==> flow/design.v (excerpt) <==
module LMFE ( clk, reset, Din, in_en, busy, out_valid, Dout, mem_cen, mem_wen, mem_addr, mem_d, mem_q);
clock: 6.0 ns
lec_check: 0
cap_margin: 20
core_margin: 10
core_utilization: 40
cts_cluster_size: 60
hold_slack_margin: -0.06
max_routing_layer: met4
slew_margin: 20
tns_end_percent: 60
run.sh (not shown) runs the stock make flow with config.mk's settings and CLKGATE_MAP_FILE=.
Then changed:
--- a/flow/config.mk
+++ b/flow/config.mk
@@ -9 +9 @@
-export CORE_MARGIN = 10
+export CORE_MARGIN = 2
@@ -11,3 +10,0 @@
-export CTS_CLUSTER_SIZE = 60
-export HOLD_SLACK_MARGIN = -0.06
-export MAX_ROUTING_LAYER = met4
@@ -15 +11,0 @@
-export TNS_END_PERCENT = 60
What happened: Wire length went down by about 2.7%. Total power grows by 2.6%. Fmax came out lower by 0.98%. Hold slack improves by 0.0049 ns. Utilization increases by 0.21 points. Sequential power barely changes. Worst setup slack degrades by 0.040 ns. Clock skew decreases by 0.0036 ns. Final area climbs by 0.32%. Register-to-register slack is worse by 0.04 ns. Non-clock buffer count falls by 9.
Then changed:
--- a/flow/config.mk
+++ b/flow/config.mk
@@ -9 +9,2 @@
-export CORE_MARGIN = 2
+export CELL_PAD_IN_SITES_GLOBAL_PLACEMENT = 1
+export CORE_MARGIN = 10
@@ -10,0 +12,4 @@
+export CTS_CLUSTER_SIZE = 51
+export GPL_ROUTABILITY_DRIVEN = 0
+export HOLD_SLACK_MARGIN = -0.06
+export MAX_ROUTING_LAYER = met4
@@ -11,0 +17 @@
+export TNS_END_PERCENT = 60
After rerunning:
- The changed run produced a clean layout
- hold slack got worse by 0.0043 ns
- die size rises by 11%
- synthesized cell count is unchanged
- core utilization hardly moves
- setup slack loses 0.094 ns
- routed wire length climbs by 9.2%
- final cell count rose by 0.31%
- total power is higher by 0.82%
- register-to-register slack gets worse by 0.09 ns
- fmax falls by 2.2%
- sequential power stays flat
Then changed:
==> flow/config.mk (replaced) <==
export PLATFORM = sky130hd
export DESIGN_NAME = LMFE
export DESIGN_NICKNAME = LMFE
export VERILOG_FILES = /design/flow/design.v
export SDC_FILE = /design/flow/constraint.sdc
export NUM_CORES = 4
export LEC_CHECK = 0
export CAP_MARGIN = 20
export CORE_MARGIN = 2
export CORE_UTILIZATION = 16
export SLEW_MARGIN = 20
==> flow/constraint.sdc (replaced) <==
create_clock -name core_clock -period 4.21 [get_ports {clk}]
set_input_delay 0.8420 -clock core_clock [delete_from_list [all_inputs] [get_ports {clk}]]
set_output_delay 0.8420 -clock core_clock [all_outputs]
set_load 0.01 [all_outputs]
Effect: Wire length shrinks by 3.9%. Global-route usage shrinks by 13 points. Die size grows by 120%. Design area grows by 6.2%. Fmax grows by 8.4%. Core utilization shrinks by 26 points. Hold slack improves by 0.0066 ns. Register-to-register slack degrades by 1.5 ns. Final cell count grows by 35%. Clock power grows by 26%. Sequential cell count stays the same.


Setup of v32:
Starting RTL as in the previous note.
clock: 3.54 ns
lec_check: 0
cap_margin: 10
cell_pad_in_sites_global_placement: 1
core_aspect_ratio: 1.06
core_margin: 2
core_utilization: 60
cts_cluster_size: 81
gpl_timing_driven: 1
hold_slack_margin: -0.06
min_routing_layer: met1
place_density: 0.62
slew_margin: 20
v32: flow completed, timing, DRC and antenna clean
## Diff of input files: v52 against v32
Settings: changing CORE_UTILIZATION from 60 to 59; changing the clock period (ns, I/O delays scaled along) from 3.54 to 3.47.
[summary]
Per the final summary, v52 finished and its layout is clean on timing, DRC and antenna. Combined global-route utilization of all metal layers in v52 is 0.51 points lower than in v32. The run showing the smaller post-place setup slack is v52. Between v52 and v32, it is v52 whose worst-case setup margin in the final layout is lower, by 0.070 ns. Compared with v32, v52 shows a total number of vias that is about 0.54% lower. There was hardly any difference in final cell count between v52 and v32. Minimum clock period of v32 is on par with v52.
Changes in v36 relative to v52:
Settings: GPL_TIMING_DRIVEN removed (was 1); CAP_MARGIN changed from 10 to 20; CTS_CLUSTER_SIZE removed (was 81); CORE_ASPECT_RATIO removed (was 1.06); CORE_UTILIZATION changed from 59 to 65; PLACE_DENSITY removed (was 0.62); HOLD_SLACK_MARGIN removed (was -0.06); CELL_PAD_IN_SITES_GLOBAL_PLACEMENT removed (was 1); MIN_ROUTING_LAYER removed (was met1); the clock period (ns, I/O delays scaled along) changed from 3.47 to 3.25.
[summary]
- Diff v36..v52 | final wirelength | negligible
- ~same area of the multi-input gates in v36 and v52
- Comparing v36 and v52, the lower global-route met2 utilization is on v52.
- Going from v52 to v36, the die area was shrunk.
- v36 has required time at the endpoint of the critical path below what v52 had.
- v36 ends up with higher number of vias after detailed routing than v52 does.
- MainCT.countwin_col_r[0]$_DFF_PP0_ as the startpoint of the worst setup timing path was reported by v52, and MainCT.countwin_col_r[2]$_DFF_PP0_ by v36.
- Changes observed in v36 relative to v52: worst setup slack lost 0.054 ns, routing usage on met3 picked up an extra 0.66 points, utilization picked up an extra 7.3 points.
- The worst setup path endpoint comes out MainCT.med_data_r[1]$_DFF_PP0_ in one run and MainCT.med_data_r[6]$_DFF_PP0_ in the other, namely in v36 and v52 respectively.
--- input diff v36..v21 ---
Settings: putting CTS_CLUSTER_SIZE at 28 where nothing was set; putting CTS_CLUSTER_DIAMETER at 270 where nothing was set; swapping 65 for 68 in CORE_UTILIZATION.
[summary]
Leading power group: registers -> v21, the clock network -> v36. The clock share of power of v21 is lower than that of v36. Port buffer count came out exactly the same in v36 and v21. Compared with v36, v21 improves worst setup slack. On post-layout instance area, v21 does better than v36.
What v29 does differently from v21 at the input level:
Settings: CTS_CLUSTER_DIAMETER removed (was 270); CORE_UTILIZATION changed from 68 to 40; CTS_CLUSTER_SIZE removed (was 28); the clock period (ns, I/O delays scaled along) changed from 3.25 to 4.21.
## What came out
v29: utilization after layout is 30 points lower than what v21 reported. Taking v21 as the reference, in v29 count of filler cells inserted in the layout went up 120%, path length in cells of the critical path down 2, worst setup slack rose by 0.42 ns, global-route congestion overflow total has remained practically unchanged. Via count of the first global-routing pass in v29 is about 0.5% lower than in v21. v29 contains fewer vias than v21. Relative to v21, synthesis-to-finish area growth has increased by 2.2 points in v29. v29 finished all stages; the layout is clean. For the non-clock buffer count, v29 came in 111 lower than v21 did. Summary: with v21 as the reference, wire length the detailed router placed on met1 in v29 moved up by more than 10%.
For v2, these inputs were changed with respect to v29:
Settings: swapping 40 for 68 in CORE_UTILIZATION; putting CTS_CLUSTER_DIAMETER at 371 where nothing was set; swapping 4.21 for 3.5 in the clock period (ns, I/O delays scaled along).
## What came out
Changes observed in v2 relative to v29: design area was more or less identical; final critical path time including I/O delays and setup lower; via count of the routed design rose by about 3%; total half-perimeter wirelength after legalization and detailed placement went down 2.2 mm; share of final layout cell area taken by clock buffers and inverters saw little to no change. Going from v29 to v2, number of nets in the final layout grows by 53. On clock network power: between v2 and v29, it ends up higher for v2. v2 vs v29: data arrival at the endpoint of the critical path down. Per the comparison of v2 with v29, cell count of the worst reg-to-reg path now smaller; internal power now larger.
Power figures rest on the tool's default switching activity, not on a simulated workload.
